## design/flow/run.sh

```bash
#!/bin/bash
# the make line also repeats each setting of config.mk as NAME=value (left out here)
make -C /OpenROAD-flow-scripts/flow DESIGN_CONFIG=/design/flow/config.mk WORK_HOME=/design/flow/orfs CLKGATE_MAP_FILE= finish
```

## design/flow/config.mk

```make
export PLATFORM = sky130hd
export DESIGN_NAME = cordic_pipeline_rtl
export DESIGN_NICKNAME = cordic_pipeline_rtl
export VERILOG_FILES = /design/flow/design.v
export SDC_FILE = /design/flow/constraint.sdc
export NUM_CORES = 4
export LEC_CHECK = 0
export CAP_MARGIN = 20
export CORE_MARGIN = 2
export CORE_UTILIZATION = 72
export SETUP_SLACK_MARGIN = -0.24
export SLEW_MARGIN = 20
```

## design/flow/constraint.sdc

```tcl
create_clock -name core_clock -period 4.24 [get_ports {clock}]
set_input_delay 0.8480 -clock core_clock [delete_from_list [all_inputs] [get_ports {clock}]]
set_output_delay 0.8480 -clock core_clock [all_outputs]
set_load 0.01 [all_outputs]
```

## design/flow/design.v

```verilog
module cordic_step ( clock, ce, sin_in, cos_in, angle_in, t_angle, atan,
sin_out, cos_out, angle_out, t_angle_out );
parameter integer step = 0;  
parameter integer W = 12;  
input clock, ce;
input signed [W-1:0] sin_in, cos_in, angle_in, t_angle, atan;
output reg signed [W-1:0] sin_out, cos_out, angle_out, t_angle_out;
always @ (posedge clock)
begin
if( ce == 1'b1 )
begin
if(t_angle >= angle_in)
begin
cos_out <= cos_in - (sin_in >>> step);
sin_out <= ((cos_in >>> step) + sin_in);
angle_out <= angle_in + atan;
end
else if (t_angle < angle_in)
begin
cos_out <= cos_in + (sin_in >>> step);
sin_out <= -(cos_in >>> step) + sin_in;
angle_out <= angle_in - atan;
end
t_angle_out <= t_angle;
end  
end
endmodule
module mul_Kn(clock, ce, value_in, value_out, t_angle );
parameter integer W = 12;  
parameter FXP_SHIFT = 10;  
input clock, ce;
input signed[W-1:0] value_in, t_angle;
output reg signed[W-1:0] value_out;
reg signed [2*W-1:0] val, val_0, val_2, val_4, val_5, val_7, val_7_9_d, val_9;  
reg signed [2*W-1:0] val_0_2, val_4_5, val_7_9, val_0_2_4_5, val_0_2_4_5_7_9;  
always @ (posedge clock)
begin
if( ce == 1'b1 )
begin
val = value_in; val_0 <= val; val_2 <= val << 2; val_4 <= val << 4;
val_5 <= val << 5; val_7 <= val << 7; val_9 <= val << 9;
val_0_2 <= val_0 - val_2; val_4_5 <= val_4 - val_5; val_7_9 <= val_7 + val_9;
val_0_2_4_5 <= val_0_2 + val_4_5;
val_7_9_d <= val_7_9;  
val_0_2_4_5_7_9 = val_0_2_4_5 + val_7_9_d;
value_out <= val_0_2_4_5_7_9 >>> FXP_SHIFT;
end
end
endmodule
module cordic_pipeline_rtl( clock, reset, ce, angle_in, sin_out, cos_out, valid_out );
parameter integer W = 12;  
parameter FXP_MUL = 1024;  
parameter PIPE_LATENCY = 15;  
input clock, reset, ce;
input signed [W-1:0] angle_in;  
output signed [W-1:0] sin_out, cos_out;
output valid_out;
wire signed [11:0] atan[0:10];  
assign atan[0] = 12'sd804;
assign atan[1] = 12'sd475;
assign atan[2] = 12'sd251;
assign atan[3] = 12'sd127;
assign atan[4] = 12'sd64;
assign atan[5] = 12'sd32;
assign atan[6] = 12'sd16;
assign atan[7] = 12'sd8;
assign atan[8] = 12'sd4;
assign atan[9] = 12'sd2;
assign atan[10] = 12'sd1;
wire signed [W-1:0] sin_tab [0:11];
wire signed [W-1:0] cos_tab [0:11];
wire signed [W-1:0] t_angle_tab [0:11];  
wire signed [W-1:0] angle_tab [0:11];
reg unsigned [4:0] valid_cnt;  
always@(posedge clock)
begin
if ( reset == 1'b0 )
valid_cnt <= PIPE_LATENCY;  
else
if( ( valid_cnt != 0 ) && ( ce == 1'b1 ) )
valid_cnt <= valid_cnt - 1;  
end
assign valid_out = ( valid_cnt == 0 )? 1'b1 : 1'b0;  
assign cos_tab[0] = 1.0 * FXP_MUL;
assign sin_tab[0] = 0;
assign angle_tab[0] = 0;
assign t_angle_tab[0] = angle_in;
cordic_step #(0) cordic_step_0 ( clock, ce, sin_tab[0], cos_tab[0], angle_tab[0], t_angle_tab[0], atan[0],
sin_tab[1], cos_tab[1], angle_tab[1], t_angle_tab[1] );
cordic_step #(1) cordic_step_1 ( clock, ce, sin_tab[1], cos_tab[1], angle_tab[1], t_angle_tab[1], atan[1],
sin_tab[2], cos_tab[2], angle_tab[2], t_angle_tab[2] );
cordic_step #(2) cordic_step_2 ( clock, ce, sin_tab[2], cos_tab[2], angle_tab[2], t_angle_tab[2], atan[2],
sin_tab[3], cos_tab[3], angle_tab[3], t_angle_tab[3] );
cordic_step #(3) cordic_step_3 ( clock, ce, sin_tab[3], cos_tab[3], angle_tab[3], t_angle_tab[3], atan[3],
sin_tab[4], cos_tab[4], angle_tab[4], t_angle_tab[4] );
cordic_step #(4) cordic_step_4 ( clock, ce, sin_tab[4], cos_tab[4], angle_tab[4], t_angle_tab[4], atan[4],
sin_tab[5], cos_tab[5], angle_tab[5], t_angle_tab[5] );
cordic_step #(5) cordic_step_5 ( clock, ce, sin_tab[5], cos_tab[5], angle_tab[5], t_angle_tab[5], atan[5],
sin_tab[6], cos_tab[6], angle_tab[6], t_angle_tab[6] );
cordic_step #(6) cordic_step_6 ( clock, ce, sin_tab[6], cos_tab[6], angle_tab[6], t_angle_tab[6], atan[6],
sin_tab[7], cos_tab[7], angle_tab[7], t_angle_tab[7] );
cordic_step #(7) cordic_step_7 ( clock, ce, sin_tab[7], cos_tab[7], angle_tab[7], t_angle_tab[7], atan[7],
sin_tab[8], cos_tab[8], angle_tab[8], t_angle_tab[8] );
cordic_step #(8) cordic_step_8 ( clock, ce, sin_tab[8], cos_tab[8], angle_tab[8], t_angle_tab[8], atan[8],
sin_tab[9], cos_tab[9], angle_tab[9], t_angle_tab[9] );
cordic_step #(9) cordic_step_9 ( clock, ce, sin_tab[9], cos_tab[9], angle_tab[9], t_angle_tab[9], atan[9],
sin_tab[10], cos_tab[10], angle_tab[10], t_angle_tab[10] );
cordic_step #(10)cordic_step_10( clock, ce, sin_tab[10], cos_tab[10], angle_tab[10], t_angle_tab[10],
atan[10], sin_tab[11], cos_tab[11], angle_tab[11], t_angle_tab[11] );
mul_Kn mul_Kn_sin ( clock, ce, sin_tab[11], sin_out, t_angle_tab[11] );
mul_Kn mul_Kn_cos ( clock, ce, cos_tab[11], cos_out, t_angle_tab[11] );
endmodule
```

==> notes.md, run 1 <==
Summary of the current implementation state.

- The final estimated routing congestion in global placement is ~0.90, for reference.
- For this configuration, the core starts out at a cell density of roughly 73%.
- Entering global routing, the biggest net connects 140 pins.
- Looking at area per cell type in the netlist, the leader is edfxtp_1.
- The core footprint is between 0.04 and 0.05 mm2, for reference.
- OpenROAD emitted warnings numbering slightly below 70.
- The part of the cycle the worst path needs is 103%, for reference.
- The actual slew at the worst max-slew pin is roughly 0.76 ns, for reference.
- The top-area cell type share of the netlist area is about 50%, for reference.
- In the final design database the tool counted about 3.6k nets.
- In this run the mean area of a mapped cell was roughly 12 um2.
- The largest family of logic cells by area is adder cells, for reference.
- The total overflow left after global routing is 0.
- For reference, the placement row count at floorplan is just over 80.
- The startpoint identified for the worst register-to-register timing path is cordic_step_5.t_angle_out[1]$_DFFE_PP_.
- The capture point of the critical path was reported as cordic_step_6.sin_out[9]$_DFFE_PP_.
- For the final database, setup skew stands at 0.0147 ns.
- The total number of H-tree levels is 2, for reference.
- The critical setup path kind is reg -> reg, for reference.
- For the final routed database, the setup TNS stands at -0.547 ns.
- The net count after synthesis is 3,474, for reference.
- Per the post-route antenna check, the number of violating nets is 0.
- From synthesis to final layout, the design area changed by 11.6%.
- The routed layout has about 22k vias.
- The initial antenna violation count is 0, for reference.
- The via count of the first global-routing pass is 23.3k, for reference.
- The number of cells on the worst hold path is listed as 0.
- After synthesis the cells add up to 0.0354 mm2.
- The number of max-slew violations in the final report is 0, for reference.
- The first TritonRoute pass finished after 7 iterations.
- After synthesis, the share of flip-flops with an asynchronous set or reset is 0%.
- The worst-case reg-to-reg path depth is 19, for reference.
- The post-synth count of flops with an enable pin is a little under 600.
- Per STA, the library cell used most along the worst path is a21o_1.
- The horizontal die size is approximately 230 um, for reference.
- For this run, the top clock speed supported by timing is about 230 MHz.
- The run finished, with violations left.
- The total stage count of the critical path is 19, for reference.
- No sink is reached through more buffers than the 3 on the longest clock path.
- The path class of the tightest hold or removal check is reg -> reg.
- Per STA, the highest per-stage delay on the worst path measures about 0.4 ns.
- The buffering stage count on the worst path with inverters included is 1, for reference.
- The routed design shows a via density per instance of around 5.8.
- The filler cell count in the final layout is approximately 2.8k, for reference.
- The synthesis report lists the Yosys warning total as 15.
- The instance count after placement with tap cells included is roughly 3.7k, for reference.
- Pin placement for this block handled ~40 I/O pins.
- The final count of hold timing violations is 0, for reference.
- The report lists the violated layout checks as negative setup slack.
- The worst setup slack for register-to-register paths is -0.11 ns, for reference.
- The first global-routing pass estimated about 110 mm of wire.
- The CTS buffer count is 61, for reference.
- Traced cell by cell, the critical path runs through ha_1 > a21o_1 > a21o_1 > a21o_1 > a211oi_2 > o21ai_1 > buf_4 > and2_2 > mux2_2 > ha_1 > a21o_1 > a21o_1 > a21oi_1 > o21ai_0 > a21oi_1 > nor2b_1 > o21ai_2 > nor2b_1 > xnor2_1.
- The required time at the endpoint of the critical path is 4.61 ns, for reference.
- The wire length recorded after detailed routing is approximately 64 mm.
- Counting I/O delays and the setup requirement, the final critical path takes about 4.4 ns.
- The count of buffers added on input and output ports is 39.
- Of the total synthesized cell area, the portion taken by AND-OR and OR-AND cells is a little under an eighth.
- The HPWL after detailed placement is between 40 and 50 mm.
- In the synthesized netlist, the number of instances is ~3.0k.
- The chip area is between 0.05 and 0.06 mm2, for reference.
- The chip area from the yosys synthesis statistics is 0.0354 mm2, for reference.
- The clock input transition at the sequential cells of the worst setup and hold paths is ~0.060 ns, for reference.
- The height of the die is between 200 and 250 um, for reference.
- In the post-route analysis, the smallest setup slack over all paths is -0.114 ns.
- On the critical path, the stage with the largest delay is an instance of edfxtp_1.
- Across every metal layer, demand over resource in global routing totals 25.7%.
- The flip-flop cell with the highest count after synthesis is edfxtp_1, for reference.
- Logged for this run, the post-placement worst setup slack is -0.367 ns.
- Per the hold report, the tightest min-delay path originates at cordic_step_10.cos_out[0]$_DFFE_PP_.
- The sink of the worst hold path is mul_Kn_cos.val_7[7]$_DFFE_PP_, for reference.
- The area fraction in full adders, half adders and majority gates is between 15 and 20%, for reference.
- The cell count in the Yosys report is between 2k and 3k, for reference.
- The count of hold-fix buffers inserted at cts is 0, for reference.
- The end of the worst register-to-register path is cordic_step_6.sin_out[9]$_DFFE_PP_, for reference.
- In the Yosys report, the sequential cells make up 50.5% of the chip area.
- In the final report, the number of endpoints failing setup comes to 8.
- The worst setup path is captured at a flop.
- The area fraction in xor and xnor cells is 8.26%, for reference.
- Yosys reported a register bit count of approximately 600.
- The number of DRC markers after the initial detailed-route iteration is around 1.1k, for reference.
- The antenna cell count is 0, for reference.
- After synthesis, the most frequently instantiated cells are 591 x edfxtp_1, 455 x ha_1, 347 x inv_1.
- The startpoint of the most critical setup path is cordic_step_5.t_angle_out[1]$_DFFE_PP_, for reference.
- On the critical path the largest part of the delay comes from AND-OR/OR-AND gates.
- CTS saw just under 600 sinks.
- The average wire per cell in the routed design is 16.6 um, for reference.
- The most instantiated library cell after synthesis is edfxtp_1, for reference.
- The clock root buffer master is clkbuf_16, for reference.
- The simple-gate portion of the synthesized area is 7.26%, for reference.
- Headroom to the max-slew limit came out at about half.
- Per the detail_route report, DRC violations left total 0.
- Across the run, the number of max-cap violations was 0.
- Yosys mapped the design onto 98 distinct sky130hd cell types.
- The area fraction in mux cells is less than 1%, for reference.
- The post-layout instance count excluding filler cells is between 3k and 4k, for reference.
- TritonCTS built the clock tree.
- The biggest fanout along the worst timing path is 5, for reference.
- The type of origin of the critical path is a flop, for reference.
- For the worst setup path, the data arrival time is 4.72 ns.
- The post-route utilization of the core is recorded as 81.0%.
- After synthesis, the cell types taking the most area are edfxtp_1 50%, ha_1 16%, xnor2_1 5.9%, inv_1 3.7%, a21oi_1 2.8%.
- The clock latency on the worst-skew pair is between 0.6 and 0.7 ns, for reference.
==> cell type report <==
type,instances,area (um2),area share [%]
clock buffers,72,1590,4.02
clock inverters,41,478,1.21
repair buffers,146,1250,3.17
flip-flops and latches,596,17800,45.2
well taps,664,831,2.10
inverters,352,1320,3.35
multi-input cells,1990,16200,40.9
==> through the flow <==
stage | cell area, um2 | hold WS [ns]
floorplan | 35400 | 0.400
global placement | 37300 | 0.401
detailed placement | 37300 | 0.405
CTS | 39400 | 0.417
global route | 39500 | 0.417
finish | 39500 | 0.415
==> timing repair <==
| action | CTS | global route |
|---|---|---|
| pin swaps | 2 | 13 |
| hold endpoints to repair | 0 | 0 |
| resized | 6 | 42 |
| setup endpoints to repair | 12 | 30 |
| buffers inserted | 1 | 4 |
==> metal layers <==
layer	global-route usage (%)	vias up	share of wire, %
li1	-	11000	-
met1	25.6	10700	36
met2	51.5	423	56
met3	3.10	186	2.7
met4	13.6	0	4.8
met5	0	-	0
==> run 2: changes to the inputs <==
Settings changed: ABC_AREA set to 1, CAP_MARGIN 20 to 30, CORE_ASPECT_RATIO set to 0.72, CORE_MARGIN 2 to 4, CORE_UTILIZATION 72 to 40, CTS_CLUSTER_DIAMETER set to 304, GPL_TIMING_DRIVEN set to 0, PLACE_DENSITY_LB_ADDON set to 0.06, SETUP_SLACK_MARGIN -0.24 to not set, TNS_END_PERCENT set to 15.
Clock period 4.24 ns to 4.5 ns, I/O delays scaled along.
==> notes.md, run 2 <==
Summary of the current implementation state.

- The I/O pin count came to 40 (unchanged).
- The area fraction in xor and xnor cells came to 8.40% (+0.14 points).
- The number of endpoints failing setup at the final stage is 0 (-8).
- The actual slew at the worst max-slew pin is 0.842 ns (+0.0835 ns), for reference.
- The startpoint of the most critical setup path is cordic_step_8.angle_out[1]$_DFFE_PP_, for reference.
- The top-area cell type share of the netlist area is 49.6% (-0.56 points), for reference.
- The CTS buffer count is 67 (+9.8%).
- In this run the clock root is driven by a clkbuf_16.
- The average vias per placed instance is 4.84 (-16%).
- The worst setup slack for register-to-register paths is 0.39 ns (+0.51 ns).
- In the synthesized netlist, the cells that appear most often are 591 x edfxtp_1, 507 x nand2_1, 499 x inv_1.
- The number of nets at the end of the flow came to 3,986 (+9.3%).
- The most critical setup path has its endpoint at cordic_step_9.sin_out[10]$_DFFE_PP_.
- Sorting the synthesized cells by area gives the leading types as edfxtp_1 50%, ha_1 16%, xor2_1 6.5%, nand2_1 5.3%, inv_1 5.2%.
- The summed negative setup slack over all endpoints came to 0 ns (+0.547 ns).
- The post-route antenna net violation count came to 0 (unchanged).
- The core footprint came to 0.0881 mm2 (+81%).
- The met1 layer usage reported by global route is 18.2% (-7.4 points).
- The net count after synthesis is 3,866 (+11%), for reference.
- The launch point of the worst register-to-register path is recorded as cordic_step_8.angle_out[1]$_DFFE_PP_.
- The worst setup path is of the reg -> reg kind.
- The chip area from the yosys synthesis statistics is 0.0358 mm2 (+1.1%).
- The sink of the worst hold path is mul_Kn_sin.val_0[8]$_DFFE_PP_, for reference.
- The mean area per synthesized cell is 10.6 um2 (-11%), for reference.
- The number of distinct library cells after synthesis is 47 (-52%), for reference.
- The fraction of synthesis flops using an asynchronous set or reset pin is 0% (unchanged), for reference.
- The total number of H-tree levels came to 3 (+1).
- The antenna cell count was 0 (unchanged).
- The flip-flop and latch count after synthesis is 596 (unchanged), for reference.
- The worst hold path cell count is 0 (unchanged), for reference.
- The time the final worst path needs with I/O delays and setup is 4.11 ns (-0.247 ns), for reference.
- The achievable frequency is 244 MHz (+6.0%), for reference.
- Setup repair after global routing left no endpoint under its margin.
- Among the stages of the critical path, the cell type that occurs most often is nand2_1.
- The total congestion overflow after global routing came to 0 (unchanged).
- The worst setup path is captured at a flop.
- From synthesis to final layout, the design area changed by 12.3%.
- The number of max-slew violations in the final report is 0 (unchanged), for reference.
- The largest buffer count on any clock path is 3 (unchanged), for reference.
- The cell area after technology mapping came to 0.0358 mm2 (+1.1%).
- The post-synth tally of flip-flops with integrated enable is 591 (unchanged), for reference.
- The delay of the slowest critical-path stage is 0.49 ns (+0.09 ns).
- The cell count in the Yosys report is 3,367 (+13%).
- STA classifies the critical path startpoint as a flop.
- The busiest layer in global routing is met2, for reference.
- The simple-gate portion of the synthesized area was 10.2% (+3.0 points).
- The CTS sink count came to 596 (unchanged).
- The height of the die was 262 um (+16%).
- The headroom to the max-slew limit is 43.5% (-5.5 points), for reference.
- The worst hold path begins at cordic_step_10.sin_out[8]$_DFFE_PP_.
- The routing usage on met3 came to 2.24% (-0.85 points).
- The final count of hold timing violations is 0 (unchanged).
- The cell taking the most area after synthesis is edfxtp_1, for reference.
- The first-pass detailed-route iteration total is 7 (unchanged), for reference.
- The DRC violations left is 0 (unchanged), for reference.
- The report lists the cells along the critical path as inv_1 > ha_1 > nand2_1 > nand2_1 > nand2_1 > nand2_1 > nand3_1 > nand3_1 > nand2_1 > nand2_2 > inv_1 > o21ai_0 > fa_1 > a21oi_1 > nor2_1 > nor2_1 > o21ai_0 > nand3_1 > nand2_1 > a21oi_1 > o21ai_0 > xor2_1.
- The core utilization of the finished layout is 45.6% (-35 points), for reference.
- The worst-case reg-to-reg path depth is 22 (+3), for reference.
- The initial antenna violation count is 0 (unchanged), for reference.
- The number of cells produced by synthesis is 3,367 (+13%), for reference.
- The average wire per cell in the routed design is 14.4 um (-13%), for reference.
- The type recorded for the worst min-delay path is reg -> reg.
- The number of DRC markers after the initial detailed-route iteration is 984 (-7.0%).
- The post-place setup slack is -0.338 ns (+0.0296 ns), for reference.
- The overall fraction of global-route tracks in use came to 14.7% (-11 points).
- The clock input transition at the sequential cells of the worst setup and hold paths is 0.06 ns (about the same).
- The global-route wire length before repair was 115 mm (+8.6%).
- The flow ran to the end and the layout has no timing, DRC or antenna violations.
- The final critical-path setup slack is 0.393 ns (+0.507 ns), for reference.
- The overall via count from detail_route is 22.8k (+2.2%), for reference.
- The biggest fanout along the worst timing path came to 16 (+11).
- The final estimated routing congestion in global placement was 0.808 (-9.9%).
- The buffering stage count on the worst path with inverters included is 2 (+1), for reference.
- The final wirelength came to 68.0 mm (+5.8%).
- The TritonCTS clock tree is built, for reference.
- The clock latency on the worst-skew pair was 0.60 ns (-0.03 ns).
- The worst endpoint data arrival time came to 4.44 ns (-0.28 ns).
- The chip area came to 0.0944 mm2 (+85%).
- The number of max-cap violations is 0 (unchanged), for reference.
- The met2 usage in global routing came to 26.1% (-25 points).
- The total stage count of the critical path is 22 (+3), for reference.
- The endpoint identified for the worst register-to-register timing path is cordic_step_9.sin_out[10]$_DFFE_PP_.
- The required time at the endpoint of the critical path was 4.83 ns (+0.22 ns).
- The critical-path cell with the highest stage delay is fa_1, for reference.
- The area fraction in mux cells is 0% (-0.62 points), for reference.
- The flip-flop cell with the highest count after synthesis is edfxtp_1, for reference.
- The number of standard-cell rows in the floorplan came to 92 (+14%).
- The area fraction in full adders, half adders and majority gates is 17.5% (-0.26 points), for reference.
- The via count of the first global-routing pass is 23.4k (+0.49%), for reference.
- In the synthesized netlist, the dominant kind of combinational cell is adder cells.
- The sum of net half-perimeters after detailed placement is 52.5 mm (+11%), for reference.
- The part of the cycle the worst path needs came to 91.3% (-11 points).
- The maximum number of pins on one net before global-route repair came to 98 (-30%).
- The most instantiated library cell after synthesis is edfxtp_1, for reference.
- The fraction of the mapped netlist area in compound gates came to 8.41% (-3.0 points).
- The total number of yosys warnings came to 15 (unchanged).
- The worst clock skew is 0.0163 ns (+0.00165 ns), for reference.
- The core utilization at floorplan came to 40.6% (-32 points).
- Grouping stages by cell kind, the critical path spends the most delay in simple AND/OR/NAND/NOR gates.
- The number of OpenROAD warnings was 61 (-10%).
- The fraction of the yosys area taken by sequential cells is 49.9% (-0.57 points), for reference.
- The horizontal die size was 360 um (+60%).
- The port buffer count was 39 (unchanged).
## run 2: area by class of cell
cell class | instances | area [um2]
clock buffer | 78 | 1760
sequential | 596 | 17800
buffer | 25 | 139
multi-input combinational | 2245 | 16000
inverter | 500 | 1880
timing repair buffer | 52 | 639
fill | 8066 | 47900
tap | 1175 | 1470
clock inverter | 37 | 409
## run 2: routing by layer
layer	vias up	wire length, um
met5	-	0
met4	0	2330
met3	129	1840
met2	255	32500
met1	10600	31300
li1	11800	-
## run 2: through the flow
step	cell area [um2]	cells	hold slack, ns
5_1_grt	40200	4708	0.413
2_1_floorplan	35800	3367	0.400
3_3_place_gp	37600	4581	0.402
3_5_place_dp	37900	4591	0.405
4_1_cts	40000	4705	0.401
6_report	40200	4708	0.403
## run 2: what timing repair did
action	in CTS	in global routing
buffers inserted	0	3
pin swaps	0	0
resized	7	35
hold buffers	0	0
endpoints found under the setup margin	13	22
cloned	0	0
hold endpoints to repair	0	0
==> run 3: changes to the inputs <==
Settings changed: CAP_MARGIN 30 to 40, CELL_PAD_IN_SITES_GLOBAL_PLACEMENT set to 2, CORE_ASPECT_RATIO 0.72 to not set, CORE_MARGIN 4 to 3, CORE_UTILIZATION 40 to 19, CTS_CLUSTER_DIAMETER 304 to 378, HOLD_SLACK_MARGIN set to -0.02, MIN_ROUTING_LAYER set to met2, PLACE_DENSITY_LB_ADDON 0.06 to 0.02, SLEW_MARGIN 20 to 40, TNS_END_PERCENT 15 to 20.
Clock period 4.5 ns to 2.46 ns, I/O delays scaled along.
==> notes.md, run 3 <==
Summary of the current implementation state.

- The number of max-slew violations in the final report is 0 (unchanged), for reference.
- The fraction of the yosys area taken by sequential cells is 49.9% (unchanged), for reference.
- The cell count in the Yosys report is 3,367 (unchanged).
- The number of endpoints failing setup at the final stage is 309 (+309), for reference.
- The worst setup slack for register-to-register paths is -1.42 ns (-1.81 ns), for reference.
- Sorting the synthesized cells by how often they occur yields 591 x edfxtp_1, 507 x nand2_1, 499 x inv_1.
- The final critical-path setup slack is -1.42 ns (-1.81 ns).
- The biggest area contributor in the post-synthesis netlist is edfxtp_1.
- The total stage count of the critical path is 27 (+23%), for reference.
- The flip-flop and latch count after synthesis was 596 (unchanged).
- The required time at the endpoint of the critical path is 2.89 ns (-1.94 ns), for reference.
- The fraction of synthesis flops using an asynchronous set or reset pin is 0% (unchanged).
- The actual slew at the worst max-slew pin is 0.721 ns (-0.121 ns), for reference.
- The average wire per cell in the routed design is 15.5 um (+7.6%), for reference.
- The overall via count from detail_route came to 34.1k (+49%).
- The final estimated routing congestion in global placement is 0.782 (-3.2%), for reference.
- The startpoint of the most critical setup path is cordic_step_5.angle_out[7]$_DFFE_PP_, for reference.
- Compared with the post-synthesis result, the final layout area differs by 43.2%.
- The first-pass detailed-route iteration total is 7 (unchanged).
- The final wirelength is 100 mm (+47%).
- The final count of hold timing violations is 0 (unchanged), for reference.
- The worst-case reg-to-reg path depth is 27 (+23%), for reference.
- The delay of the slowest critical-path stage is 0.36 ns (-0.13 ns), for reference.
- The port buffer count was 39 (unchanged).
- The post-layout instance count excluding filler cells was 6,438 (+37%).
- The end of the worst register-to-register path is cordic_step_6.sin_out[11]$_DFFE_PP_, for reference.
- The chip area came to 0.194 mm2 (+110%).
- The worst setup path is launched from a flop.
- The cell area after technology mapping is 0.0358 mm2 (unchanged), for reference.
- The core footprint was 0.186 mm2 (+110%).
- For this design, the slowest cell found on the critical path is edfxtp_1.
- The part of the cycle the worst path needs is 158% (+66 points), for reference.
- The violated checks flagged are negative setup slack.
- The worst clock skew was 0.0561 ns (+0.0397 ns).
- The simple-gate portion of the synthesized area is 10.2% (unchanged), for reference.
- The net count after synthesis is 3,866 (unchanged), for reference.
- The clock input transition at the sequential cells of the worst setup and hold paths was 0.06 ns (about the same).
- The tightest min-delay check is of the in -> reg type.
- The number of max-cap violations is 0 (unchanged), for reference.
- The total congestion overflow after global routing is 0 (unchanged).
- The fraction of the mapped netlist area in compound gates came to 8.41% (unchanged).
- The CTS buffer count was 87 (+30%).
- The critical setup path kind is reg -> reg, for reference.
- The total number of yosys warnings is 15 (unchanged).
- The worst endpoint data arrival time is 4.31 ns (-0.13 ns).
- The cell family with the largest share of critical-path delay is simple AND/OR/NAND/NOR gates, for reference.
- The kind of end point of the critical path is a flop, for reference.
- The CTS sink count is 596 (unchanged), for reference.
- The time the final worst path needs with I/O delays and setup is 3.88 ns (-0.229 ns), for reference.
- For this run the top cell type by instance count after synthesis was edfxtp_1.
- The buffering stage count on the worst path with inverters included was 5 (+3).
- The number of nets at the end of the flow is 4,383 (+10%).
- The I/O pin count is 40 (unchanged), for reference.
- The sink of the worst hold path is mul_Kn_cos.value_out[5]$_DFFE_PP_, for reference.
- The post-place setup slack is -2.16 ns (-1.82 ns), for reference.
- The largest buffer count on any clock path is 3 (unchanged), for reference.
- The biggest fanout along the worst timing path was 7 (-9).
- Post-synth the commonest register cell is edfxtp_1.
- TritonCTS built the clock tree.
- The DRC violations left is 0 (unchanged).
- The post-synth tally of flip-flops with integrated enable is 591 (unchanged), for reference.
- The run finished, with violations left.
- The chip area from the yosys synthesis statistics is 0.0358 mm2 (unchanged).
- The worst hold path cell count came to 1 (+1).
- The number of standard-cell rows in the floorplan is 158 (+72%), for reference.
- The number of DRC markers after the initial detailed-route iteration was 3,398 (+250%).
- The maximum number of pins on one net before global-route repair came to 61 (-38%).
- The area fraction in mux cells came to 0% (unchanged).
- The overall fraction of global-route tracks in use is 15.3% (+0.59 points), for reference.
- The clock latency on the worst-skew pair was 0.73 ns (+0.13 ns).
- The number of cells produced by synthesis came to 3,367 (unchanged).
- The clock root buffer master is clkbuf_16, for reference.
- The via count of the first global-routing pass was 38.4k (+64%).
- The initial antenna violation count is 0 (unchanged), for reference.
- According to the timing report, the critical path is captured at cordic_step_6.sin_out[11]$_DFFE_PP_.
- The hold path startpoint is ce, for reference.
- The number of distinct library cells after synthesis is 47 (unchanged), for reference.
- The reg-to-reg critical path startpoint is cordic_step_5.angle_out[7]$_DFFE_PP_, for reference.
- The post-route antenna net violation count came to 0 (unchanged).
- The global-route wire length before repair is 150 mm (+31%), for reference.
- The area fraction in full adders, half adders and majority gates was 17.5% (unchanged).
- For reference, the top cells by area after synthesis are edfxtp_1 50%, ha_1 16%, xor2_1 6.5%, nand2_1 5.3%, inv_1 5.2%.
- The top-area cell type share of the netlist area is 49.6% (unchanged), for reference.
- The total number of H-tree levels is 3 (unchanged), for reference.
- The achievable frequency is 258 MHz (+5.9%), for reference.
- The sum of net half-perimeters after detailed placement is 72.4 mm (+38%), for reference.
- The instance count after placement with tap cells included is 5,896 (+28%).
- The number of OpenROAD warnings came to 63 (+3.3%).
- The horizontal die size is 440 um (+22%), for reference.
- The mean area per synthesized cell is 10.6 um2 (unchanged), for reference.
- The core utilization at floorplan is 19.2% (-21 points), for reference.
- The average vias per placed instance is 5.29 (+9.3%).
- By area, the combinational part of the netlist is dominated by adder cells.
- The headroom to the max-slew limit is 51.4% (+8.0 points).
- The height of the die is 440 um (+68%), for reference.
- The area fraction in xor and xnor cells came to 8.40% (unchanged).
- Setup repair after global routing could not meet its margin everywhere.
run 3: cell type report:
type,instances,area (um2)
diodes,1,2.50
plain buffers,25,262
clock buffers,104,2260
clock inverters,58,679
fillers,19300,135000
inverters,500,2000
multi-input cells,2245,21100
flip-flops and latches,596,17800
well taps,2480,3100
repair buffers,429,3980
run 3: repair_timing:
action	CTS	global route
pin swaps	209	351
endpoints found under the setup margin	501	526
hold buffers	0	0
gates resized	503	574
gates cloned	3	1
setup buffers	186	208
run 3: stage by stage:
| step | TNS, ns | util (%) | instance area [um2] | hold WS (ns) |
|---|---|---|---|---|
| global placement | -7292.52 | 21.4 | 39900 | 0.402 |
| floorplan | -71.26 | - | 36400 | 0.400 |
| detailed placement | -563.46 | 21.6 | 40200 | 0.405 |
| CTS | -229.74 | 25.2 | 47000 | 0.129 |
| finish | -157.76 | 27.5 | 51200 | 0.213 |
| global route | -257.79 | 27.5 | 51200 | 0.189 |
run 3: metal layers:
layer	vias up	wire length, um	share of wire (%)	global-route usage, %
li1	12500	-	-	-
met1	12600	0	0	-
met2	8579	62200	62	20.5
met3	349	34100	34	17.9
met4	2	3700	3.7	3.15
met5	-	45	0.045	0.151
==> run 4: changes to the inputs <==
Settings changed: CAP_MARGIN 40 to 20, CELL_PAD_IN_SITES_GLOBAL_PLACEMENT 2 to not set, CORE_MARGIN 3 to 2, CORE_UTILIZATION 19 to 70, CTS_CLUSTER_DIAMETER 378 to not set, CTS_CLUSTER_SIZE set to 40, GPL_TIMING_DRIVEN 0 to not set, HOLD_SLACK_MARGIN -0.02 to not set, MIN_ROUTING_LAYER met2 to not set, PLACE_DENSITY_LB_ADDON 0.02 to not set, SETUP_SLACK_MARGIN set to -0.19, SLEW_MARGIN 40 to 20, TNS_END_PERCENT 20 to not set.
Clock period 2.46 ns to 3.92 ns, I/O delays scaled along.
==> notes.md, run 4 <==
Summary of the current implementation state.

- The run finished, with violations left.
- The checks that failed were negative setup slack.
- The CTS sink count is 596 (unchanged).
- The area fraction in full adders, half adders and majority gates came to 17.5% (unchanged).
- The cell family with the largest share of critical-path delay is simple AND/OR/NAND/NOR gates, for reference.
- The overall fraction of global-route tracks in use is 26.0% (+11 points), for reference.
- The antenna cell count is 0 (-1), for reference.
- The overall via count from detail_route is 23.9k (-30%).
- The core footprint is 0.0503 mm2 (-73%), for reference.
- The net count after synthesis is 3,866 (unchanged), for reference.
- The final design instance area without fill is 0.0399 mm2 (-22%), for reference.
- The maximum number of pins on one net before global-route repair is 96 (+57%), for reference.
- The worst endpoint data arrival time is 4.35 ns (+0.04 ns).
- The largest individual stage delay along the critical path comes from the cell edfxtp_1.
- The filler cell count in the final layout was 3,084 (-84%).
- The final wirelength is 68.4 mm (-32%), for reference.
- The launch point of the worst min-delay path is recorded as mul_Kn_cos.val_7_9[17]$_DFFE_PP_.
- The clock input transition at the sequential cells of the worst setup and hold paths is 0.06 ns (about the same), for reference.
- The number of distinct library cells after synthesis came to 47 (unchanged).
- The CTS buffer count is 60 (-31%), for reference.
- The delay of the slowest critical-path stage came to 0.36 ns (about the same).
- The core utilization of the finished layout is 79.3% (+52 points), for reference.
- The achievable frequency was 252 MHz (-2.3%).
- For reference, the critical path is launched at cordic_step_4.angle_out[7]$_DFFE_PP_.
- The port buffer count was 39 (unchanged).
- The flip-flop and latch count after synthesis is 596 (unchanged).
- The count of hold-fix buffers inserted at cts is 0 (unchanged).
- The DRC violations left was 0 (unchanged).
- The number of DRC markers after the initial detailed-route iteration is 1,310 (-61%).
- The initial antenna violation count is 0 (unchanged).
- STA classifies the critical path endpoint as a flop.
- The worst-case reg-to-reg path depth came to 25 (-7.4%).
- The total number of yosys warnings is 15 (unchanged), for reference.
- The final count of hold timing violations is 0 (unchanged), for reference.
- The headroom to the max-slew limit is 45.2% (-6.2 points), for reference.
- The via count of the first global-routing pass is 24.9k (-35%), for reference.
- The area fraction in xor and xnor cells was 8.40% (unchanged).
- The number of nets at the end of the flow is 4,019 (-8.3%).
- The number of cells produced by synthesis is 3,367 (unchanged), for reference.
- The average wire per cell in the routed design came to 16.1 um (+3.8%).
- The number of standard-cell rows in the floorplan is 82 (-48%), for reference.
- The actual slew at the worst max-slew pin was 0.821 ns (+0.100 ns).
- The average vias per placed instance is 5.62 (+6.2%), for reference.
- The worst clock skew was 0.0136 ns (-0.0425 ns).
- The simple-gate portion of the synthesized area was 10.2% (unchanged).
- The fraction of synthesis flops using an asynchronous set or reset pin was 0% (unchanged).
- The largest family of logic cells by area is adder cells, for reference.
- The sum of net half-perimeters after detailed placement is 51.0 mm (-30%), for reference.
- The number of max-cap violations was 0 (unchanged).
- The largest buffer count on any clock path was 3 (unchanged).
- The area fraction in mux cells is 0% (unchanged), for reference.
- The end point of the critical path is cordic_step_5.sin_out[11]$_DFFE_PP_, for reference.
- The time the final worst path needs with I/O delays and setup is 3.97 ns (+0.0911 ns), for reference.
- In this design, the critical path's most frequently occurring cell is nand2_1.
- The layout overhead on the synthesized area is 11.5%, for reference.
- The end of the worst register-to-register path is cordic_step_5.sin_out[11]$_DFFE_PP_, for reference.
- The fraction of the yosys area taken by sequential cells is 49.9% (unchanged), for reference.
- The chip area is 0.0529 mm2 (-73%).
- The clock latency on the worst-skew pair is 0.63 ns (-0.10 ns), for reference.
- The cell count in the Yosys report is 3,367 (unchanged), for reference.
- The launch point of the worst register-to-register path is recorded as cordic_step_4.angle_out[7]$_DFFE_PP_.
- The worst setup slack for register-to-register paths is -0.05 ns (+1.37 ns), for reference.
- The first-pass detailed-route iteration total is 5 (-2), for reference.
- The height of the die is 230 um (-48%), for reference.
- The buffering stage count on the worst path with inverters included is 4 (-1).
- The I/O pin count is 40 (unchanged), for reference.
- The most used flip-flop cell after synthesis is edfxtp_1.
- The register area is 0.0178 mm2 (unchanged).
- The total congestion overflow after global routing is 0 (unchanged), for reference.
- The hold slack is 0.415 ns (+0.202 ns), for reference.
- The most instantiated library cell after synthesis is edfxtp_1, for reference.
- The core utilization at floorplan is 71.2% (+52 points), for reference.
- The tightest min-delay check is of the reg -> reg type.
- The final estimated routing congestion in global placement is 0.931 (+19%), for reference.
- The total number of H-tree levels is 2 (-1), for reference.
- The number of endpoints failing setup at the final stage came to 2 (-99%).
- The critical setup path kind is reg -> reg, for reference.
- The post-route antenna net violation count was 0 (unchanged).
- The cell taking the most area after synthesis is edfxtp_1, for reference.
- The total stage count of the critical path is 25 (-7.4%), for reference.
- The number of max-slew violations in the final report was 0 (unchanged).
- The final critical-path setup slack is -0.0490 ns (+1.37 ns), for reference.
- The post-synth tally of flip-flops with integrated enable is 591 (unchanged), for reference.
- The top-area cell type share of the netlist area is 49.6% (unchanged).
- The chip area from the yosys synthesis statistics was 0.0358 mm2 (unchanged).
- The mean area per synthesized cell is 10.6 um2 (unchanged), for reference.
- The global-route wire length before repair is 112 mm (-25%), for reference.
- The horizontal die size is 230 um (-48%), for reference.
- The instance area at placement is 0.0376 mm2 (-6.6%), for reference.
- The fraction of the mapped netlist area in compound gates is 8.41% (unchanged), for reference.
- The cell area after technology mapping is 0.0358 mm2 (unchanged), for reference.
- The number of OpenROAD warnings is 62 (-1.6%), for reference.
- For reference, the top cells by count after synthesis are 591 x edfxtp_1, 507 x nand2_1, 499 x inv_1.
- The part of the cycle the worst path needs is 101% (-56 points), for reference.
- The type of origin of the critical path is a flop, for reference.
- Ranked by total cell area, the synthesized netlist is headed by edfxtp_1 50%, ha_1 16%, xor2_1 6.5%, nand2_1 5.3%, inv_1 5.2%.
- The summed negative setup slack over all endpoints is -0.0530 ns (+157.71 ns), for reference.
- The footprint of the multi-input gates came to 0.0161 mm2 (-24%).
- The TritonCTS clock tree is built, for reference.
- The biggest fanout along the worst timing path came to 9 (+2).
- The endpoint of the worst hold path is reported as mul_Kn_cos.val_7_9_d[17]$_DFFE_PP_.
- The required time at the endpoint of the critical path is 4.30 ns (+1.41 ns), for reference.
- The clock root buffer master is clkbuf_16, for reference.
- The worst hold path cell count is 0 (-1), for reference.
==> run 4: per-stage QoR <==
| stage | worst slack (ns) | std cells |
|---|---|---|
| 2_1_floorplan | 0.132 | 3367 |
| 3_3_place_gp | 0.0644 | 4128 |
| 3_5_place_dp | -0.241 | 4128 |
| 4_1_cts | -0.184 | 4240 |
| 5_1_grt | -0.331 | 4242 |
| 6_report | -0.0490 | 4242 |
==> run 4: routing by layer <==
layer	routed length [um]	up-vias	global-route usage (%)
met1	25200	11300	26.2
met4	3260	0	12.4
met5	0	-	0
met3	1770	198	2.79
li1	-	11900	-
met2	38200	485	52.4
==> run 4: layout make-up <==
cell class	instances	share of cell area, %
tap	672	2.11
timing repair buffer	117	2.73
clock inverter	42	1.49
inverter	500	4.71
sequential	596	44.7
multi-input combinational	2245	40.3
clock buffer	70	3.88
==> run 4: timing repair <==
item                       in CTS  in global routing
setup endpoints to repair       4                 21
setup buffers                   0                  3
resized                         3                 48
pin swaps                       0                  3
==> run 5: changes to the inputs <==
Settings changed: ABC_AREA 1 to not set, CORE_UTILIZATION 70 to 72, CTS_CLUSTER_SIZE 40 to not set, PLACE_DENSITY set to 0.37, SETUP_SLACK_MARGIN -0.19 to 1.05.
Clock period 3.92 ns to 4.12 ns, I/O delays scaled along.
==> notes.md, run 5 <==
Summary of the current implementation state.

- The clock input transition at the sequential cells of the worst setup and hold paths is 0.06 ns (about the same), for reference.
- The cell area after technology mapping was 0.0354 mm2 (-1.1%).
- The total number of yosys warnings is 15 (unchanged), for reference.
- The cell count in the Yosys report is 2,975 (-12%), for reference.
- The post-route antenna net violation count was 0 (unchanged).
- The final design instance area without fill is 0.0454 mm2 (+14%), for reference.
- The total congestion overflow after global routing is 0 (unchanged).
- The part of the cycle the worst path needs is 113% (+12 points), for reference.
- The type of origin of the critical path is a flop, for reference.
- The worst setup slack for register-to-register paths is -0.55 ns (-0.50 ns).
- The horizontal die size is 226 um (-1.9%), for reference.
- The actual slew at the worst max-slew pin is 0.708 ns (-0.114 ns), for reference.
- The net count after synthesis is 3,474 (-10%).
- The number of distinct library cells after synthesis is 98 (+110%), for reference.
- The number of max-slew violations in the final report is 0 (unchanged), for reference.
- The worst hold path cell count came to 0 (unchanged).
- The worst endpoint data arrival time is 5.03 ns (+0.68 ns), for reference.
- The average vias per placed instance is 6.66 (+18%), for reference.
- The number of DRC markers after the initial detailed-route iteration is 3,025 (+130%), for reference.
- The buffering stage count on the worst path with inverters included is 2 (-2), for reference.
- The initial antenna violation count came to 1 (+1).
- The height of the die came to 226 um (-1.9%).
- The core footprint is 0.0487 mm2 (-3.0%), for reference.
- The total number of H-tree levels is 3 (+1), for reference.
- The mean area per synthesized cell is 11.9 um2 (+12%), for reference.
- The worst clock skew is 0.0228 ns (+0.00918 ns), for reference.
- The kind of end point of the critical path is a flop, for reference.
- The CTS sink count is 596 (unchanged).
- The number of OpenROAD warnings is 71 (+15%), for reference.
- The required time at the endpoint of the critical path came to 4.48 ns (+0.18 ns).
- The number of endpoints failing setup at the final stage came to 37 (+35).
- The launch point of the critical path was reported as cordic_step_6.angle_out[7]$_DFFE_PP_.
- The TritonCTS clock tree is built, for reference.
- The top-area cell type share of the netlist area came to 50.2% (+0.56 points).
- The number of nets at the end of the flow is 3,933 (-2.1%), for reference.
- In this run the critical register-to-register path is launched from cordic_step_6.angle_out[7]$_DFFE_PP_.
- The CTS buffer count was 66 (+10%).
- The area fraction in mux cells is 0.615% (+0.62 points).
- The DRC violations left is 0 (unchanged).
- The count of hold-fix buffers inserted at cts is 0 (unchanged).
- The filler cell count in the final layout is 1,411 (-54%).
- The headroom to the max-slew limit came to 52.8% (+7.6 points).
- The post-synth tally of flip-flops with integrated enable is 591 (unchanged).
- The via count of the first global-routing pass was 25.7k (+3.4%).
- The fraction of the mapped netlist area in compound gates is 11.4% (+3.0 points).
- The antenna cell count is 0 (unchanged), for reference.
- Per the hold report, the tightest min-delay path originates at mul_Kn_sin.val_7_9[12]$_DFFE_PP_.
- The end of the worst register-to-register path is cordic_step_7.sin_out[11]$_DFFE_PP_, for reference.
- The global-route wire length before repair is 124 mm (+10%), for reference.
- The simple-gate portion of the synthesized area is 7.26% (-3.0 points), for reference.
- The core utilization at floorplan is 72.6% (+1.4 points).
- The clock latency on the worst-skew pair was 0.64 ns (about the same).
- The first-pass detailed-route iteration total is 8 (+3).
- In this run the clock root is driven by a clkbuf_16.
- The most frequent cell on the critical path is a21o_1, for reference.
- The area fraction in full adders, half adders and majority gates is 17.8% (+0.26 points).
- The biggest fanout along the worst timing path was 4 (-5).
- The chip area from the yosys synthesis statistics was 0.0354 mm2 (-1.1%).
- The delay of the slowest critical-path stage was 0.66 ns (+0.30 ns).
- The flip-flop cell with the highest count after synthesis is edfxtp_1, for reference.
- The largest buffer count on any clock path was 3 (unchanged).
- The end point of the critical path is cordic_step_7.sin_out[11]$_DFFE_PP_, for reference.
- The overall via count from detail_route came to 27.6k (+16%).
- The chip area is 0.0509 mm2 (-3.8%), for reference.
- After synthesis, the most frequently instantiated cells are 591 x edfxtp_1, 455 x ha_1, 347 x inv_1.
- The worst-case reg-to-reg path depth is 19 (-24%).
- The area fraction in xor and xnor cells is 8.26% (-0.14 points), for reference.
- The fraction of synthesis flops using an asynchronous set or reset pin is 0% (unchanged), for reference.
- The final estimated routing congestion in global placement came to 0.892 (-4.1%).
- The flow ran to the end, but the layout failed its checks.
- The number of max-cap violations is 0 (unchanged), for reference.
- The maximum number of pins on one net before global-route repair is 130 (+35%).
- The min-delay analysis places its worst path in the category reg -> reg.
- The total stage count of the critical path is 19 (-24%), for reference.
- The final wirelength is 109 mm (+59%).
- The critical setup path kind is reg -> reg, for reference.
- The final count of hold timing violations is 0 (unchanged).
- The time the final worst path needs with I/O delays and setup is 4.67 ns (+0.701 ns), for reference.
- The sum of net half-perimeters after detailed placement came to 49.5 mm (-3.0%).
- The achievable frequency is 214 MHz (-15%), for reference.
- The I/O pin count is 40 (unchanged), for reference.
- Setup repair after global routing could not meet its margin everywhere.
- The path with the worst hold slack has its endpoint at mul_Kn_sin.val_7_9_d[12]$_DFFE_PP_.
- The final critical-path setup slack was -0.550 ns (-0.501 ns).
- The layout overhead on the synthesized area is 28.3%, for reference.
- The flip-flop and latch count after synthesis came to 596 (unchanged).
- The number of standard-cell rows in the floorplan came to 81 (-1.2%).
- The number of cells produced by synthesis is 2,975 (-12%), for reference.
- For reference, the critical path cell chain is inv_2 > ha_4 > a21o_1 > a21o_1 > a2111oi_4 > o21ai_2 > nand2_2 > buf_6 > o21ai_4 > ha_1 > a21o_1 > a21oi_2 > o21bai_1 > a21oi_2 > nor2b_1 > o2111ai_1 > nand3_1 > o41a_1 > xnor2_1.
- The fraction of the yosys area taken by sequential cells is 50.5% (+0.57 points), for reference.
- The largest family of logic cells by area is adder cells, for reference.
- By area the synthesized netlist is led by edfxtp_1 50%, ha_1 16%, xnor2_1 5.9%, inv_1 3.7%, a21oi_1 2.8%.
- The instance count after placement with tap cells included is 3,691 (-11%), for reference.
- The average wire per cell in the routed design is 26.3 um (+63%), for reference.
- Looking at the gate-level netlist, the highest instance count belongs to edfxtp_1.
- The cell taking the most area after synthesis is edfxtp_1, for reference.
- The cell family with the largest share of critical-path delay is AND-OR/OR-AND gates, for reference.
- The slowest stage of the critical path is the a2111oi_4 cell.
- The port buffer count was 39 (unchanged).
- The run did not pass the layout checks because of negative setup slack.
- The overall fraction of global-route tracks in use is 30.9% (+4.9 points), for reference.
- The post-layout instance count excluding filler cells is 4,146 (-2.3%), for reference.
- The instance area at placement is 0.0376 mm2 (+0.19%), for reference.
## run 5: per-stage QoR
| step | setup WS (ns) | utilization, % | hold WS (ns) | setup TNS (ns) |
|---|---|---|---|---|
| 3_3_place_gp | 0.0617 | 77.2 | 0.400 | 0 |
| 5_1_grt | -0.590 | 93.1 | 0.423 | -9.73 |
| 3_5_place_dp | -0.0330 | 77.2 | 0.405 | -0.111 |
| 4_1_cts | 0.182 | 86.6 | 0.417 | 0 |
| 2_1_floorplan | 0.343 | - | 0.400 | 0 |
| 6_report | -0.550 | 93.1 | 0.416 | -6.75 |
## run 5: area by class of cell
cell class	count	area (um2)	share of cell area (%)
Sequential cell	596	17800	39.3
Inverter	352	1410	3.11
Clock buffer	84	1740	3.83
Timing Repair Buffer	428	4060	8.95
Clock inverter	32	318	0.700
Multi-Input combinational cell	1990	19200	42.3
Tap cell	664	831	1.83
## run 5: layer usage
metal	up-vias	GRT usage (%)	routed length [um]
met2	2022	60.1	54800
met3	855	4.61	8230
met1	13100	30.5	33900
li1	11600	-	-
met5	-	0	16
met4	2	19.1	12000
## run 5: timing repair
action / CTS / global route
hold endpoints to repair: 0 / 0
setup buffers: 191 / 144
pin swaps: 200 / 265
resized: 192 / 406
gates cloned: 2 / 2
endpoints found under the setup margin: 192 / 222
==> run 6: changes to the inputs <==
Settings changed: CELL_PAD_IN_SITES_GLOBAL_PLACEMENT set to 0, CORE_UTILIZATION 72 to 65, GPL_TIMING_DRIVEN set to 1, HOLD_SLACK_MARGIN set to 0.23, PLACE_DENSITY 0.37 to not set, SETUP_SLACK_MARGIN 1.05 to not set.
Clock period 4.12 ns to 2.37 ns, I/O delays scaled along.
==> notes.md, run 6 <==
Summary of the current implementation state.

- The run finished, with violations left.
- The checks that failed were negative setup slack.
- The sum of net half-perimeters after detailed placement was 57.2 mm (+16%).
- The worst-case reg-to-reg path depth was 20 (+1).
- The top-area cell type share of the netlist area was 50.2% (unchanged).
- The post-route antenna net violation count is 0 (unchanged), for reference.
- The final estimated routing congestion in global placement is 0.956 (+7.1%), for reference.
- For reference, the top logic cell family by area is adder cells.
- The overall via count from detail_route is 28.4k (+3.0%), for reference.
- The chip area is 0.0563 mm2 (+11%), for reference.
- The final design instance area without fill came to 0.0490 mm2 (+8.1%).
- The most frequently used library cell after synthesis is edfxtp_1.
- The final wirelength came to 109 mm (-0.22%).
- TritonCTS built the clock tree.
- The part of the cycle the worst path needs is 192% (+79 points).
- The average vias per placed instance is 6.04 (-9.3%).
- The number of distinct library cells after synthesis is 98 (unchanged).
- The antenna cell count came to 0 (unchanged).
- The number of max-cap violations came to 0 (unchanged).
- The overall fraction of global-route tracks in use is 32.0% (+1.1 points).
- The worst setup slack for register-to-register paths is -2.19 ns (-1.64 ns), for reference.
- The clock latency on the worst-skew pair was 0.67 ns (+0.03 ns).
- The startpoint identified for the worst hold timing path is angle_in[6].
- The total number of yosys warnings came to 15 (unchanged).
- The total congestion overflow after global routing is 0 (unchanged).
- The simple-gate portion of the synthesized area is 7.26% (unchanged), for reference.
- The kind of cell with the highest combined delay along the critical path is AND-OR/OR-AND gates.
- The achievable frequency was 219 MHz (+2.4%).
- The number of cells produced by synthesis is 2,975 (unchanged), for reference.
- The net count after synthesis is 3,474 (unchanged), for reference.
- The fraction of synthesis flops using an asynchronous set or reset pin is 0% (unchanged).
- The startpoint of the most critical setup path is cordic_step_2.t_angle_out[2]$_DFFE_PP_, for reference.
- The height of the die is 237 um (+5.2%), for reference.
- The maximum number of pins on one net before global-route repair was 110 (-15%).
- The average wire per cell in the routed design is 23.1 um (-12%).
- The via count of the first global-routing pass is 29.3k (+14%), for reference.
- The area fraction in mux cells is 0.615% (unchanged), for reference.
- The end point of the critical path is cordic_step_3.angle_out[11]$_DFFE_PP_, for reference.
- The clock input transition at the sequential cells of the worst setup and hold paths came to 0.06 ns (about the same).
- The time the final worst path needs with I/O delays and setup is 4.56 ns (-0.109 ns), for reference.
- The synthesis report lists the most area-consuming cells as edfxtp_1 50%, ha_1 16%, xnor2_1 5.9%, inv_1 3.7%, a21oi_1 2.8%.
- The worst hold path belongs to the class in -> reg.
- The buffering stage count on the worst path with inverters included came to 2 (unchanged).
- Ranked by instance count, the synthesized netlist is headed by 591 x edfxtp_1, 455 x ha_1, 347 x inv_1.
- The mean area per synthesized cell came to 11.9 um2 (unchanged).
- The CTS sink count is 596 (unchanged), for reference.
- Setup repair after global routing could not meet its margin everywhere.
- Looking at the reg2reg group, the worst path ends at cordic_step_3.angle_out[11]$_DFFE_PP_.
- The chip area from the yosys synthesis statistics is 0.0354 mm2 (unchanged), for reference.
- The core utilization at floorplan is 65.7% (-6.8 points), for reference.
- The number of nets at the end of the flow was 4,458 (+13%).
- The clock root buffer master is clkbuf_16, for reference.
- The first-pass detailed-route iteration total is 5 (-3), for reference.
- The number of DRC markers after the initial detailed-route iteration is 1,996 (-34%), for reference.
- The horizontal die size is 237 um (+5.2%).
- The summed negative setup slack over all endpoints was -300.42 ns (-293.67 ns).
- The reg-to-reg critical path startpoint is cordic_step_2.t_angle_out[2]$_DFFE_PP_, for reference.
- The worst endpoint data arrival time was 4.97 ns (-0.06 ns).
- The final count of hold timing violations is 0 (unchanged), for reference.
- Of all cell types, the one taking the most synthesized area is edfxtp_1.
- The delay of the slowest critical-path stage is 0.59 ns (-0.07 ns), for reference.
- The total stage count of the critical path is 20 (+1), for reference.
- The required time at the endpoint of the critical path is 2.78 ns (-1.70 ns), for reference.
- Listed in order, past its start point the critical path passes ha_4 > nor2b_4 > o21a_1 > o21ai_2 > a211o_1 > o211ai_1 > o221ai_4 > inv_8 > ha_4 > inv_2 > fa_2 > nor2b_4 > o21ai_2 > a21boi_2 > o21ai_1 > nand2b_1 > a31o_4 > a21o_1 > a21oi_2 > xnor2_1.
- The instance area at placement is 0.0436 mm2 (+16%), for reference.
- The total number of H-tree levels was 2 (-1).
- The cell count in the Yosys report is 2,975 (unchanged), for reference.
- The cell area after technology mapping is 0.0354 mm2 (unchanged), for reference.
- The global-route wire length before repair is 144 mm (+16%), for reference.
- The fraction of the yosys area taken by sequential cells is 50.5% (unchanged), for reference.
- The headroom to the max-slew limit was 51.9% (-0.90 points).
- The number of standard-cell rows in the floorplan came to 85 (+4.9%).
- The DRC violations left is 0 (unchanged), for reference.
- The area fraction in full adders, half adders and majority gates was 17.8% (unchanged).
- For reference, the most critical setup path is categorized as reg -> reg.
- The area fraction in xor and xnor cells is 8.26% (unchanged).
- The CTS buffer count came to 61 (-7.6%).
- The number of endpoints failing setup at the final stage is 303 (+720%).
- The worst setup path is launched from a flop.
- The number of max-slew violations in the final report came to 0 (unchanged).
- The critical-path cell with the highest stage delay is o211ai_1, for reference.
- The flip-flop and latch count after synthesis is 596 (unchanged), for reference.
- The initial antenna violation count is 0 (-1), for reference.
- The layout overhead on the synthesized area is 38.7%, for reference.
- The fraction of the mapped netlist area in compound gates is 11.4% (unchanged), for reference.
- The biggest fanout along the worst timing path is 3 (-1), for reference.
- The worst setup path is captured at a flop.
- The post-synth tally of flip-flops with integrated enable came to 591 (unchanged).
- STA shows the worst min-delay path finishing at cordic_step_0.t_angle_out[6]$_DFFE_PP_.
- The worst hold path cell count was 1 (+1).
- The core utilization of the finished layout was 91.1% (-2.0 points).
- The core footprint is 0.0538 mm2 (+10%).
- The I/O pin count is 40 (unchanged), for reference.
- The port buffer count was 39 (unchanged).
- The worst clock skew was 0.0404 ns (+0.0176 ns).
- The final critical-path setup slack is -2.19 ns (-1.64 ns), for reference.
- Post-synth the commonest register cell is edfxtp_1.
- The largest buffer count on any clock path came to 3 (unchanged).
- The number of OpenROAD warnings is 69 (-2.8%).
- The actual slew at the worst max-slew pin was 0.718 ns (+0.0104 ns).
## run 6: per-layer routing
| layer | share of wire [%] | vias up | routed length [um] | GRT usage [%] |
|---|---|---|---|---|
| li1 | - | 12700 | - | - |
| met1 | 32 | 13600 | 35000 | 31.3 |
| met2 | 53 | 1486 | 57900 | 63.9 |
| met3 | 5.6 | 676 | 6120 | 4.23 |
| met4 | 9.0 | 0 | 9740 | 18.1 |
| met5 | 0 | - | 0 | 0 |
## run 6: stage by stage
step	hold slack, ns	cells	setup slack (ns)
4_1_cts	0.348	4666	-1.59
6_report	0.372	4705	-2.19
3_5_place_dp	0.405	4451	-1.76
2_1_floorplan	0.400	2975	-1.41
5_1_grt	0.363	4705	-2.21
3_3_place_gp	0.401	4451	-1.66
## run 6: layout make-up
class	count	area, um2
multi-input combinational	1990	18900
sequential	596	17800
timing repair buffer	958	7900
fill	1903	4770
clock buffer	69	1580
inverter	352	1370
tap	696	871
clock inverter	44	566
## run 6: repair_timing
item,CTS,global route
endpoints found under the hold margin,20,0
endpoints found under the setup margin,300,311
hold buffers,1,0
gates cloned,0,2
gates resized,192,258
setup buffers,116,94
pin swaps,168,229
==> run 7: changes to the inputs <==
Settings changed: CAP_MARGIN 20 to 15, CELL_PAD_IN_SITES_GLOBAL_PLACEMENT 0 to not set, CORE_UTILIZATION 65 to 40, CTS_CLUSTER_DIAMETER set to 189, GPL_TIMING_DRIVEN 1 to not set, HOLD_SLACK_MARGIN 0.23 to not set, SETUP_SLACK_MARGIN set to 1.19.
Clock period 2.37 ns to 4.5 ns, I/O delays scaled along.
==> notes.md, run 7 <==
Summary of the current implementation state.

- The critical setup path kind is reg -> reg, for reference.
- The fraction of synthesis flops using an asynchronous set or reset pin came to 0% (unchanged).
- The final critical-path setup slack is 0.537 ns (+2.73 ns), for reference.
- The clock input transition at the sequential cells of the worst setup and hold paths is 0.06 ns (about the same).
- The worst endpoint data arrival time is 4.32 ns (-0.65 ns), for reference.
- The headroom to the max-slew limit is 45.9% (-6.0 points).
- The largest buffer count on any clock path is 3 (unchanged), for reference.
- STA classifies the critical path endpoint as a flop.
- The number of standard-cell rows in the floorplan is 109 (+28%), for reference.
- The via count of the first global-routing pass is 22.8k (-22%), for reference.
- The summed negative setup slack over all endpoints is 0 ns (+300.42 ns), for reference.
- The global-route wire length before repair came to 106 mm (-26%).
- The core utilization at floorplan was 40.2% (-26 points).
- The horizontal die size is 301 um (+27%).
- The most used flip-flop cell after synthesis is edfxtp_1.
- The height of the die is 301 um (+27%), for reference.
- The delay of the slowest critical-path stage is 0.37 ns (-0.22 ns), for reference.
- The required time at the endpoint of the critical path was 4.85 ns (+2.07 ns).
- The flip-flop and latch count after synthesis is 596 (unchanged), for reference.
- The achievable frequency is 252 MHz (+15%), for reference.
- The flow ran to the end and the layout has no timing, DRC or antenna violations.
- The largest family of logic cells by area is adder cells, for reference.
- The top-area cell type share of the netlist area is 50.2% (unchanged), for reference.
- From synthesis to final layout, the design area changed by 27.0%.
- The overall via count from detail_route is 22.5k (-21%), for reference.
- The number of DRC markers after the initial detailed-route iteration is 820 (-59%), for reference.
- Setup repair after global routing could not meet its margin everywhere.
- The count of hold-fix buffers inserted at cts was 0 (-1).
- The clock root buffer master is clkbuf_16, for reference.
- The area fraction in xor and xnor cells is 8.26% (unchanged).
- The DRC violations left was 0 (unchanged).
- The mean area per synthesized cell is 11.9 um2 (unchanged).
- The number of max-cap violations is 0 (unchanged), for reference.
- The actual slew at the worst max-slew pin was 0.812 ns (+0.0936 ns).
- The chip area from the yosys synthesis statistics was 0.0354 mm2 (unchanged).
- The number of max-slew violations in the final report was 0 (unchanged).
- The CTS sink count is 596 (unchanged), for reference.
- The most common cell in the synthesized netlist is edfxtp_1.
- The largest total area in the synthesized netlist belongs to edfxtp_1.
- The total number of H-tree levels is 3 (+1), for reference.
- The signal on the critical path passes through inv_1 > ha_1 > a21o_1 > a21o_1 > a21o_1 > a211oi_2 > o21ai_2 > and2_4 > buf_12 > mux2i_4 > buf_4 > fa_2 > a21o_1 > a21oi_2 > o21ai_2 > a21oi_2 > o21bai_1 > a21oi_2 > o21bai_1 > a21oi_1 > xnor2_1.
- The area fraction in mux cells is 0.615% (unchanged), for reference.
- The total number of yosys warnings is 15 (unchanged), for reference.
- The average vias per placed instance is 4.86 (-20%), for reference.
- The worst hold path cell count is 0 (-1).
- The chip area is 0.0908 mm2 (+61%), for reference.
- The average wire per cell in the routed design was 14.0 um (-39%).
- The worst setup slack for register-to-register paths was 0.54 ns (+2.73 ns).
- The number of endpoints failing setup at the final stage is 0 (-100%), for reference.
- The final wirelength is 65.1 mm (-40%), for reference.
- The net count after synthesis is 3,474 (unchanged).
- The post-route antenna net violation count came to 0 (unchanged).
- Note that the worst hold path type here is reg -> reg.
- The maximum number of pins on one net before global-route repair is 160 (+45%), for reference.
- In this run the critical register-to-register path is captured at cordic_step_6.cos_out[10]$_DFFE_PP_.
- The startpoint of the most critical setup path is cordic_step_5.angle_out[1]$_DFFE_PP_, for reference.
- The slowest stage of the critical path is the edfxtp_1 cell.
- The cell count in the Yosys report is 2,975 (unchanged), for reference.
- The register area is 0.0178 mm2 (unchanged), for reference.
- The total congestion overflow after global routing is 0 (unchanged).
- The final count of hold timing violations is 0 (unchanged), for reference.
-- run 7: through the flow --
step / cell area, um2 / std cells
finish: 44900 / 4634
global route: 44900 / 4634
CTS: 43000 / 4523
detailed placement: 37900 / 4163
global placement: 37900 / 4163
floorplan: 36100 / 2975
-- run 7: layer usage --
| layer | track usage (%) | vias up | part of all wire (%) |
|---|---|---|---|
| met5 | 0 | - | 0 |
| met4 | 6.04 | 0 | 3.7 |
| met2 | 27.7 | 239 | 54 |
| met1 | 14.8 | 10600 | 39 |
| met3 | 2.42 | 131 | 2.7 |
| li1 | - | 11600 | - |
-- run 7: what timing repair did --
action / CTS / global route
setup endpoints to repair: 141 / 152
gates cloned: 1 / 0
hold endpoints to repair: 0 / 0
pin swaps: 219 / 224
gates resized: 247 / 215
buffers inserted: 238 / 111
-- run 7: cell type report --
class                   instances  share of cell area [%]
flip-flops and latches        596                    39.7
inverters                     352                    3.14
clock inverters                37                   0.688
well taps                    1165                    3.25
repair buffers                409                    8.23
multi-input cells            1991                    40.9
clock buffers                  84                    4.11
